==> flow/design.v (excerpt) <==
module hopselection(
clk_6M, rstz, p_033us,
regi_isMaster,
ps_pagerespTO,
fk_page,
scancase,
m_half_tslot_p,
connsnewslave, connsnewmaster,
txbit_period, rxbit_period,
fkset_p,   
psackfhs, pagetxfhs, pagetmp, pagerxackfhs ,
corre_threshold,
psrxfhs_succ_p,
psrxfhs,
pstxid,
m_tslot_p, ms_tslot_p,
ps_N_incr_p,
pageAB_2Npage_count, 
Atrain,
regi_interlace_offset, regi_page_k_nudge,
regi_AFH_mode,
regi_AFH_N, regi_AFH_channel_map,
ps, gips, is, giis, page, inquiry, mpr, spr, ir, conns,
prs_clock_frozen, prm_clock_frozen,
CLK, CLKE, CLKN, BD_ADDR,
counter_isFHS,
fk,
fk_chg_p, fk_chg_p_ff,
fk_pstxid
);
==> flow/config.mk <==
export PLATFORM = sky130hd
export DESIGN_NAME = hopselection
export DESIGN_NICKNAME = hopselection
export VERILOG_FILES = /design/flow/design.v
export SDC_FILE = /design/flow/constraint.sdc
export NUM_CORES = 4
export LEC_CHECK = 0
export ABC_AREA = 1
export CAP_MARGIN = 0
export CELL_PAD_IN_SITES_GLOBAL_PLACEMENT = 0
export CORE_MARGIN = 4
export CORE_UTILIZATION = 40
export CTS_CLUSTER_DIAMETER = 72
export CTS_CLUSTER_SIZE = 83
export HOLD_SLACK_MARGIN = 0.11
export MAX_ROUTING_LAYER = met4
export PLACE_DENSITY = 0.91
export SETUP_SLACK_MARGIN = 3.08
export SLEW_MARGIN = 20
export TNS_END_PERCENT = 55
==> flow/constraint.sdc <==
create_clock -name core_clock -period 16.6 [get_ports {clk_6M}]
set_input_delay 3.3200 -clock core_clock [delete_from_list [all_inputs] [get_ports {clk_6M}]]
set_output_delay 3.3200 -clock core_clock [all_outputs]
set_load 0.01 [all_outputs]
run.sh (not shown) runs the stock make flow with config.mk's settings and CLKGATE_MAP_FILE=.
The baseline went through all stages and came out clean.
Edit:
==> flow/config.mk (replaced) <==
export PLATFORM = sky130hd
export DESIGN_NAME = hopselection
export DESIGN_NICKNAME = hopselection
export VERILOG_FILES = /design/flow/design.v
export SDC_FILE = /design/flow/constraint.sdc
export NUM_CORES = 4
export LEC_CHECK = 0
export CAP_MARGIN = 20
export CORE_MARGIN = 2
export CORE_UTILIZATION = 68
export CTS_CLUSTER_DIAMETER = 232
export CTS_CLUSTER_SIZE = 37
export MAX_ROUTING_LAYER = met4
export SLEW_MARGIN = 20
==> flow/constraint.sdc (replaced) <==
create_clock -name core_clock -period 15.1 [get_ports {clk_6M}]
set_input_delay 3.0200 -clock core_clock [delete_from_list [all_inputs] [get_ports {clk_6M}]]
set_output_delay 3.0200 -clock core_clock [all_outputs]
set_load 0.01 [all_outputs]
The new run reached the layout checks and failed them: negative setup slack.
Setup slack loses 3200 ps.
Cell area went up by a few percent.
Die size is lower by well over a third.
Register-to-register slack got worse by 1800 ps.
Power went up by a quarter to a third.
Sequential power climbs by roughly a tenth.
Edit:
--- a/flow/config.mk
+++ b/flow/config.mk
@@ -9,6 +9,7 @@
 export CORE_MARGIN = 2
-export CORE_UTILIZATION = 68
-export CTS_CLUSTER_DIAMETER = 232
-export CTS_CLUSTER_SIZE = 37
+export CORE_UTILIZATION = 72
+export CTS_CLUSTER_DIAMETER = 238
 export MAX_ROUTING_LAYER = met4
+export PLACE_DENSITY = 0.66
 export SLEW_MARGIN = 20
+export TNS_END_PERCENT = 5
==> flow/constraint.sdc (replaced) <==
create_clock -name core_clock -period 16.2 [get_ports {clk_6M}]
set_input_delay 3.2400 -clock core_clock [delete_from_list [all_inputs] [get_ports {clk_6M}]]
set_output_delay 3.2400 -clock core_clock [all_outputs]
set_load 0.01 [all_outputs]
Result:
- Now the flow did not get past 5_1_grt with GRT-0232
- die size drops by a few percent
- synthesized cell count is unchanged
- area after synthesis does not change
Edit:
--- a/flow/config.mk
+++ b/flow/config.mk
@@ -9,7 +9,4 @@
 export CORE_MARGIN = 2
-export CORE_UTILIZATION = 72
-export CTS_CLUSTER_DIAMETER = 238
-export MAX_ROUTING_LAYER = met4
-export PLACE_DENSITY = 0.66
+export CORE_UTILIZATION = 66
+export CTS_CLUSTER_DIAMETER = 232
 export SLEW_MARGIN = 20
-export TNS_END_PERCENT = 5
==> flow/constraint.sdc (replaced) <==
create_clock -name core_clock -period 15.1 [get_ports {clk_6M}]
set_input_delay 3.0200 -clock core_clock [delete_from_list [all_inputs] [get_ports {clk_6M}]]
set_output_delay 3.0200 -clock core_clock [all_outputs]
set_load 0.01 [all_outputs]
This time the run reached the layout checks and failed them: negative setup slack.
Synthesized area does not change.
Synthesized cell count does not change.
Die area goes up by a little under a tenth.
Edit:
--- a/flow/config.mk
+++ b/flow/config.mk
@@ -9,4 +9,5 @@
 export CORE_MARGIN = 2
-export CORE_UTILIZATION = 66
-export CTS_CLUSTER_DIAMETER = 232
+export CORE_UTILIZATION = 40
+export CTS_CLUSTER_SIZE = 83
+export PLACE_DENSITY = 0.85
 export SLEW_MARGIN = 20
==> flow/constraint.sdc (replaced) <==
create_clock -name core_clock -period 25.0 [get_ports {clk_6M}]
set_input_delay 5.0000 -clock core_clock [delete_from_list [all_inputs] [get_ports {clk_6M}]]
set_output_delay 5.0000 -clock core_clock [all_outputs]
set_load 0.01 [all_outputs]
Outcome:
- The changed run finished clean
- worst setup slack gets better by 4000 ps
- register-to-register slack gets better by 10000 ps
- global-route usage shrinks by 20 points
- wire length shrinks by 23%
- clock power shrinks by 41%
- utilization shrinks by 41 points
- cell area shrinks by 11%
- clock skew hardly moves


Setup of run A:
Starting RTL as in the previous note.
make LEC_CHECK=0 CAP_MARGIN=20 CORE_MARGIN=2 CORE_UTILIZATION=70 CTS_CLUSTER_DIAMETER=362 CTS_CLUSTER_SIZE=14 SETUP_SLACK_MARGIN=3.71 SLEW_MARGIN=20 finish   # period 13.9 ns
Stage in which a tool error killed run A: global routing.
[inputs] run B vs run A
# run A
export LEC_CHECK = 0
export CAP_MARGIN = 20
export CORE_MARGIN = 2
export CORE_UTILIZATION = 70
export CTS_CLUSTER_DIAMETER = 362
export CTS_CLUSTER_SIZE = 14
export SETUP_SLACK_MARGIN = 3.71
export SLEW_MARGIN = 20
create_clock -name core_clock -period 13.9 [get_ports {clk_6M}]
# run B
export LEC_CHECK = 0
export ABC_AREA = 1
export CAP_MARGIN = 20
export CORE_MARGIN = 2
export CORE_UTILIZATION = 72
export CTS_CLUSTER_DIAMETER = 226
export HOLD_SLACK_MARGIN = 0.28
export SETUP_SLACK_MARGIN = 3.71
export SLEW_MARGIN = 20
create_clock -name core_clock -period 12.8 [get_ports {clk_6M}]
- What ended run B was a tool error in clock tree synthesis; the run never finished.
- Max mux share of post-synthesis cell area across run B and run A: run A
- Changes observed in run B relative to run A: post-placement cell area dropped 1.7%; count of instantiated cells in the yosys netlist now larger; die area now sits lower.
- Horizontal die dimension down 2.3% in run B wrt run A
- Run B ended up with simple AND/OR/NAND/NOR gates as its dominant kind of combinational cell; run A ended up with AND-OR/OR-AND gates.
- Against run A, run B comes in about 1.8% lower on total standard cell area after synthesis.
- Summary of run B over run A: xor/xnor share of the synthesized area decreased 3.1 points; distinct cell type count after synthesis decreased 37%.
For run C, these inputs were changed with respect to run B:
# run B
export LEC_CHECK = 0
export ABC_AREA = 1
export CAP_MARGIN = 20
export CORE_MARGIN = 2
export CORE_UTILIZATION = 72
export CTS_CLUSTER_DIAMETER = 226
export HOLD_SLACK_MARGIN = 0.28
export SETUP_SLACK_MARGIN = 3.71
export SLEW_MARGIN = 20
create_clock -name core_clock -period 12.8 [get_ports {clk_6M}]
# run C
export LEC_CHECK = 0
export CAP_MARGIN = 20
export CORE_MARGIN = 2
export CORE_UTILIZATION = 58
export SLEW_MARGIN = 20
create_clock -name core_clock -period 12.8 [get_ports {clk_6M}]
Findings:
Nothing crashed in run C and all stages finished; the problem is that the final layout failed, the offending checks being setup timing. The run showing the greater fraction of synthesized area in multiplexers is run C. Per the comparison of run C with run B, count of mapped cells out of synthesis went down, share of synthesized cell area in full adder, half adder and majority cells went down, chip footprint rose about 26%, standard cell core area increased by 27% relative to the old numbers. | area of the synthesized netlist per yosys stat | higher: run C |. Summary: with run B as the reference, netlist area before placement in run C moved up slightly.


== v33 ==
Starting RTL as in the previous note.
==> flow/config.mk <==
export PLATFORM = sky130hd
export DESIGN_NAME = hopselection
export DESIGN_NICKNAME = hopselection
export VERILOG_FILES = /design/flow/design.v
export SDC_FILE = /design/flow/constraint.sdc
export NUM_CORES = 4
export LEC_CHECK = 0
export ABC_AREA = 1
export CAP_MARGIN = 15
export CORE_MARGIN = 2
export CORE_UTILIZATION = 72
export CTS_CLUSTER_DIAMETER = 142
export CTS_CLUSTER_SIZE = 99
export HOLD_SLACK_MARGIN = -0.06
export PLACE_DENSITY = 0.6
export SLEW_MARGIN = 20
==> flow/constraint.sdc <==
create_clock -name core_clock -period 21.1 [get_ports {clk_6M}]
set_input_delay 4.2200 -clock core_clock [delete_from_list [all_inputs] [get_ports {clk_6M}]]
set_output_delay 4.2200 -clock core_clock [all_outputs]
set_load 0.01 [all_outputs]
> inputs changed (v33 -> v29)
- an added TNS_END_PERCENT of 15
- a deleted HOLD_SLACK_MARGIN that had been -0.06
- a change of PLACE_DENSITY from 0.6 to 0.42
- an added SETUP_SLACK_MARGIN of 1.16
- a change of CAP_MARGIN from 15 to 20
Findings:
- v29: PASS, flow complete, no timing, DRC or antenna violations
- v29 drops more vias than v33.
- | final worst-path cycle share | lower: v29 |
- [compare] base=v33 new=v29: count of buffering cells on the critical path with inverters included climbed 1; logic gate share of total power grew by 0.2 points; proportion of power drawn by flip-flops and latches was more or less identical.
Changes in v25 relative to v29:
- a deleted SETUP_SLACK_MARGIN that had been 1.16
- a change of CORE_UTILIZATION from 72 to 12
- a deleted CTS_CLUSTER_DIAMETER that had been 142
- a deleted CTS_CLUSTER_SIZE that had been 99
- a change of PLACE_DENSITY from 0.42 to 0.6
- a deleted ABC_AREA that had been 1
- a deleted TNS_END_PERCENT that had been 15
- a change of the clock period (ns, I/O delays scaled along) from 21.1 to 30.4
### Flow results
- The number of hold violations in the final report was comparable across v29 and v25.
- The initial standard-cell utilization of the core of v25 falls short of that of v29 by 61 points.
- The post-synthesis average cell area in v25 sits 31% above the value recorded for v29.
- Going from v29 to v25, the cell count was found to have gone up by 1,023.
- [compare] base=v29 new=v25: combinational cell fraction of total power up 2.3 points; growth of design area from synthesis to finish up 11 points; global-route usage down 35 points.
- Comparing v29 and v25, worst path buffer plus inverter count is lower on v29.
- Compared with v29, v25 shows final critical-path setup slack higher by 3.14 ns.
- v29 → v25: via count of the routed design now smaller; power went down.
Input-level comparison between v22 and v25:
- CTS_CLUSTER_SIZE newly set to 98
- CORE_UTILIZATION changed from 12 to 62
- ABC_AREA newly set to 1
--- outcome ---
In summary, v25 completed successfully, with a layout that passed the timing, design-rule and antenna checks. v22 finished every step from synthesis to the final layout, and the layout passed the timing, design-rule and antenna checks. [v22] combinational power fell about 10% relative to v25. | design area | higher: v25 |. In v22 the synthesized-area fraction occupied by and/or/nand/nor cells turned out 10 points higher than in v25. Fraction of power spent switching nets, v25 and v22, lower one = v25. Summary of v22 over v25: sequential area share after synthesis now larger; clock-buffer cell count now larger. In the flow results for v25 and v22, the total wirelength of the detailed-routed design is smaller on v22. Measured against v25, the via count of v22 comes out at 1.13 times the reference value. The multiplexer share of the synthesized area in v22 sits 14 points below the value recorded for v25. In the tables for v25 and v22, global-route usage over all layers reads higher with v22. [v22 vs v25] final critical path time including I/O delays and setup: lower in v22.
### v22 -> v20
- CORE_UTILIZATION now 52, was 62
- ABC_AREA no longer set, was 1
- CTS_CLUSTER_SIZE now 99, was 98
- the clock period (ns, I/O delays scaled along) now 21.1, was 30.4
Notes after the runs:
Vias per cell (v20 over v22): increase, 3.0%
The total number of tap cells in v22 is 0.844 times that in v20.
v22 ended up with more cell instances than v20 did.
v20: required time of the critical path lower than v22
Diff v22 -> v20 | global-route usage | decrease of 6.9 points
Higher Yosys chip area was reported by v20, not v22.
When the final numbers for v22 and v20 were put side by side, the wire length turned out to be smaller in v20.
Against v22, final worst slack in v20 came out worse.
Changes observed in v20 relative to v22: non-clock buffer count grew by 21, headroom to the max-slew limit grew by 16 points.
Input-level comparison between v7 and v20:
- TNS_END_PERCENT now 15, previously not set
- ABC_AREA now 1, previously not set
- CORE_UTILIZATION now 64, was 52
- CTS_CLUSTER_DIAMETER now 142, previously not set
- the clock period (ns, I/O delays scaled along) now 14.2, was 21.1
### Flow results
- Diff v20 -> v7: share of the clock period used by the worst path after layout went up 15 points, worst reg-to-reg path cell count went up 5, non-clock buffer instance count of the final layout went up 246, HPWL after detailed placement went up about 13%.
- v7 -> stages 100% | layout checks FAIL | negative setup slack
- Wire: v7 routes more than v20
- Compared with v20, v7 shows a lower synthesized area.
- From v20 to v7 the numbers moved as follows: leakage power total saw an increase, clock share of power saw a decrease.
- v7 ended up with CLKE[1] as its origin of the worst setup path; v20 ended up with CLKN[4].
- Number of cells on the critical path (v7 vs. v20) increases by more than 10%
Power is estimated from default activity; no workload was simulated.
